Setup of build 96:
==> flow/design.v <==
module uart_tx #(
    parameter BAUD_DIV = 434
) (
    input logic clk,
    input logic rst_n,
    input logic tx_start,
    input logic [7:0] data_in,
    output logic tx_busy,
    output logic tx
);
    logic [9:0] tx_shift;   
    logic [3:0] bit_count;
    logic [11:0] baud_counter;
    logic tx_active;
    always_ff @(posedge clk or negedge rst_n) begin
        if (!rst_n) begin
            tx_active <= 0;
            baud_counter <= 0;
            tx_busy <= 0;
            tx <= 1;   
        end else begin
            if (tx_start && !tx_active) begin
                tx_active <= 1;
                tx_shift <= {1'b1, data_in, 1'b0};   
                baud_counter <= BAUD_DIV;
                bit_count <= 0;
                tx_busy <= 1;
            end else if (tx_active) begin
                if (baud_counter == 0) begin
                    baud_counter <= BAUD_DIV;
                    tx <= tx_shift[0];   
                    tx_shift <= {1'b1, tx_shift[9:1]};   
                    bit_count <= bit_count + 1;
                    if (bit_count == 9) begin   
                        tx_active <= 0;
                        tx_busy <= 0;
                    end
                end else begin
                    baud_counter <= baud_counter - 1;
                end
            end
        end
    end
endmodule
module uart_rx #(
    parameter BAUD_DIV = 434   
) (
    input logic clk,
    input logic rst_n,
    input logic rx,
    output logic [7:0] data_out,
    output logic data_valid,
	 	output logic [7:0] leds
);
    logic [11:0] baud_counter;
    logic [3:0] bit_count;
    logic [7:0] rx_shift;
    logic rx_active;
    always_ff @(posedge clk or negedge rst_n) begin
        if (!rst_n) begin
            baud_counter <= 0;
            bit_count <= 0;
            rx_active <= 0;
            data_valid <= 0;
            rx_shift <= 8'b0;   
        end else begin
            if (!rx_active && !rx) begin
                rx_active <= 1;
                baud_counter <= BAUD_DIV / 2;
                bit_count <= 0;
                rx_shift <= 8'b0;   
            end else if (rx_active) begin
                if (baud_counter == 0) begin
                    baud_counter <= BAUD_DIV;
                    if (bit_count < 9) begin
                        rx_shift <= {rx, rx_shift[7:1]};   
                        bit_count <= bit_count + 1;
                    end else begin
                        rx_active <= 0;
                        data_out <= rx_shift;  
								leds <= rx_shift;
                        data_valid <= 1;
                    end
                end else begin
                    baud_counter <= baud_counter - 1;
                end
            end else begin
                data_valid <= 0;
            end
        end
    end
endmodule
module uart_edge_detection (
    input logic clk,           
    input logic rst_n,         
    input logic uart_rx,       
    output logic uart_tx,      
    output logic led_rx,       
    output logic led_tx,       
    output logic data_ready    
);
    parameter CLOCK_FREQ = 50000000;    
    parameter BAUD_RATE  = 115200;
    parameter BAUD_DIV   = CLOCK_FREQ / BAUD_RATE;
    parameter THRESHOLD  = 4;           
    logic [7:0] rx_data;
    logic rx_done;
    logic [7:0] processed_data;
    logic tx_start;
    logic tx_busy;
    logic [7:0] image_data [0:63];     
    logic [7:0] conv_result [0:35];    
    logic [5:0] rx_counter;            
    logic [5:0] tx_counter;            
    typedef enum logic [1:0] {IDLE, RECEIVE, PROCESS, SEND} state_t;
    state_t state, next_state;
    uart_rx #(
        .BAUD_DIV(BAUD_DIV)
    ) uart_receiver (
        .clk(clk),
        .rst_n(rst_n),
        .rx(uart_rx),
        .data_out(rx_data),
        .data_valid(rx_done)
    );
    uart_tx #(
        .BAUD_DIV(BAUD_DIV)
    ) uart_transmitter (
        .clk(clk),
        .rst_n(rst_n),
        .tx_start(tx_start),
        .data_in(processed_data),
        .tx_busy(tx_busy),
        .tx(uart_tx)
    );
    always_ff @(posedge clk or negedge rst_n) begin
        if (!rst_n)
            state <= IDLE;
        else
            state <= next_state;
    end
    always_comb begin
        case (state)
            IDLE:      next_state = (rx_done) ? RECEIVE : IDLE;
            RECEIVE:   next_state = (rx_counter == 6'd63 && rx_done) ? PROCESS : RECEIVE;
            PROCESS:   next_state = SEND;
            SEND:      next_state = (tx_counter == 6'd36 && !tx_busy) ? IDLE : SEND;
            default:   next_state = IDLE;
        endcase
    end
    always_ff @(posedge clk or negedge rst_n) begin
        if (!rst_n) begin
            rx_counter <= 6'd0;
        end else if ((state == IDLE || state == RECEIVE) && rx_done) begin
            image_data[rx_counter] <= rx_data;
            rx_counter <= rx_counter + 1;
        end else if (state == IDLE) begin
            rx_counter <= 6'd0;
        end
    end
    integer i, j, k, l;
    reg [3:0] sum;
    always_ff @(posedge clk or negedge rst_n) begin
        if (!rst_n) begin
            for (i = 0; i < 36; i = i + 1)
                conv_result[i] <= 8'd0;
        end else if (state == PROCESS) begin
            for (i = 0; i < 6; i = i + 1) begin
                for (j = 0; j < 6; j = j + 1) begin
                    sum = 0;
                    for (k = 0; k < 3; k = k + 1) begin
                        for (l = 0; l < 3; l = l + 1) begin
                            sum = sum + image_data[(i + k) * 8 + (j + l)][0];
                        end
                    end
                    conv_result[i * 6 + j] <= (sum >= THRESHOLD) ? 8'b1 : 8'b0;
                end
            end
        end
    end
    always_ff @(posedge clk or negedge rst_n) begin
        if (!rst_n) begin
            tx_counter <= 6'd0;
            tx_start <= 1'b0;
            processed_data <= 8'd0;
        end else if (state == SEND) begin
            if (!tx_busy && !tx_start) begin
                tx_start <= 1'b1;
                processed_data <= conv_result[tx_counter];
                tx_counter <= tx_counter + 1;
            end else if (tx_start && tx_busy) begin
                tx_start <= 1'b0;
            end
        end else begin
            tx_counter <= 6'd0;
            tx_start <= 1'b0;
        end
    end
    always_ff @(posedge clk or negedge rst_n) begin
        if (!rst_n) begin
            led_rx <= 1'b0;
            led_tx <= 1'b0;
            data_ready <= 1'b0;
        end else begin
            led_rx <= (state == RECEIVE) ? rx_done : 1'b0;
            led_tx <= (state == SEND) ? ~tx_busy : 1'b0;
            data_ready <= (state == SEND);  
        end
    end
endmodule
clock: 20.0 ns
lec_check: 0
abc_area: 1
cap_margin: 20
cell_pad_in_sites_global_placement: 2
core_margin: 2
core_utilization: 67
cts_cluster_diameter: 224
gpl_timing_driven: 1
min_routing_layer: met2
place_density_lb_addon: 0.18
setup_slack_margin: 5.0
slew_margin: 0
tns_end_percent: 15
run.sh (not shown) runs the stock make flow with config.mk's settings and CLKGATE_MAP_FILE=.
Build 96 did not finish; the tool stopped in global placement without I/O (3_1_place_gp_skip_io) with error FLW-0024.
Changes in build 57 relative to build 96:
- setting CELL_PAD_IN_SITES_DETAIL_PLACEMENT to 2 for the first time
- changing CTS_CLUSTER_DIAMETER from 224 to 307
- changing SETUP_SLACK_MARGIN from 5.0 to -1.88
- changing SLEW_MARGIN from 0 to 20
- removing CELL_PAD_IN_SITES_GLOBAL_PLACEMENT (formerly 2)
- changing CORE_MARGIN from 2 to 7
- removing GPL_TIMING_DRIVEN (formerly 1)
- removing ABC_AREA (formerly 1)
- removing MIN_ROUTING_LAYER (formerly met2)
- changing CORE_UTILIZATION from 67 to 40
- setting CTS_CLUSTER_SIZE to 99 for the first time
- removing PLACE_DENSITY_LB_ADDON (formerly 0.18)
Notes after the runs:
- Status: build 96 FAILED at global placement without I/O (3_1_place_gp_skip_io) (tool error)
- In summary, build 57 completed successfully, with a layout that passed the timing, design-rule and antenna checks.
- Of build 57 and build 96, the lower number of distinct library cell variants in the gate-level netlist after synthesis belongs to build 96.
- Diff build 96 -> build 57: post-synthesis instance area shrank by 90 um^2, net count of the mapped netlist dropped 88.
- Summary of build 57 over build 96: arithmetic-cell share of the synthesized area counting full adders, half adders and majority gates climbed 0.21 points; synthesized cell count dropped 88; floorplan utilization dropped 27 points; area enclosed by the die boundary climbed about 80%; chip area from the yosys synthesis statistics dropped about 0.7%.
Modified inputs, build 48 compared to build 57
- removing CELL_PAD_IN_SITES_DETAIL_PLACEMENT (formerly 2)
- changing CTS_CLUSTER_DIAMETER from 307 to 383
- removing TNS_END_PERCENT (formerly 15)
Notes after the runs:
- Comparing build 48 and build 57, clock share of power is higher on build 48.
- Taking build 57 as the reference point, the maximum VDD drop of build 48 falls by 14%.
- The final reports for build 48 and build 57 show ratio of total power to cell area lower in the former.
- | data arrival time of the critical path | build 48 vs build 57 | ≈ equal |
- Changes observed in build 48 relative to build 57: share of final layout cell area taken by non-clock buffers stayed essentially flat, sequential share of layout area roughly the same, utilization comparable.
## Diff of input files: build 5 against build 48
- CORE_MARGIN: 7 -> 2
- SETUP_SLACK_MARGIN: -1.88 -> 5.0
- ABC_AREA: unset -> 1
- CORE_UTILIZATION: 40 -> 67
- GPL_TIMING_DRIVEN: unset -> 1
- PLACE_DENSITY_LB_ADDON: unset -> 0.14
- MIN_ROUTING_LAYER: unset -> met1
- CTS_CLUSTER_DIAMETER: 383 -> 224
- SLEW_MARGIN: 20 -> 0
- TNS_END_PERCENT: unset -> 15
- CELL_PAD_IN_SITES_GLOBAL_PLACEMENT: unset -> 2
- CTS_CLUSTER_SIZE: 99 -> 87
## What came out
Build 5 got as far as global placement without I/O (3_1_place_gp_skip_io), where a tool error ended the run.
Changes observed in build 5 relative to build 48: post-synthesis sequential area ratio shrank by 0.27 points, synthesis area per yosys grew by 0.71%, die height shrank by about 26%.
For build 26, these inputs were changed with respect to build 5:
- swapping 15 for 20 in TNS_END_PERCENT
- clearing PLACE_DENSITY_LB_ADDON, which used to be 0.14
- clearing GPL_TIMING_DRIVEN, which used to be 1
- clearing MIN_ROUTING_LAYER, which used to be met1
- swapping 67 for 40 in CORE_UTILIZATION
- swapping 0 for 20 in SLEW_MARGIN
- clearing CELL_PAD_IN_SITES_GLOBAL_PLACEMENT, which used to be 2
- swapping 224 for 383 in CTS_CLUSTER_DIAMETER
- swapping 87 for 99 in CTS_CLUSTER_SIZE
- swapping 2 for 7 in CORE_MARGIN
### Flow results
Build 26 and build 5 ended up with nearly the same post-synthesis instance area.
Having completed the whole flow, build 26 delivered a layout that passed the timing, design-rule and antenna checks.
Diff build 5 -> build 26: die size went up by 84%; async set-or-reset flop fraction in the synthesized netlist comparable.
No activity file was given, so power comes from the tool's default toggle rates.
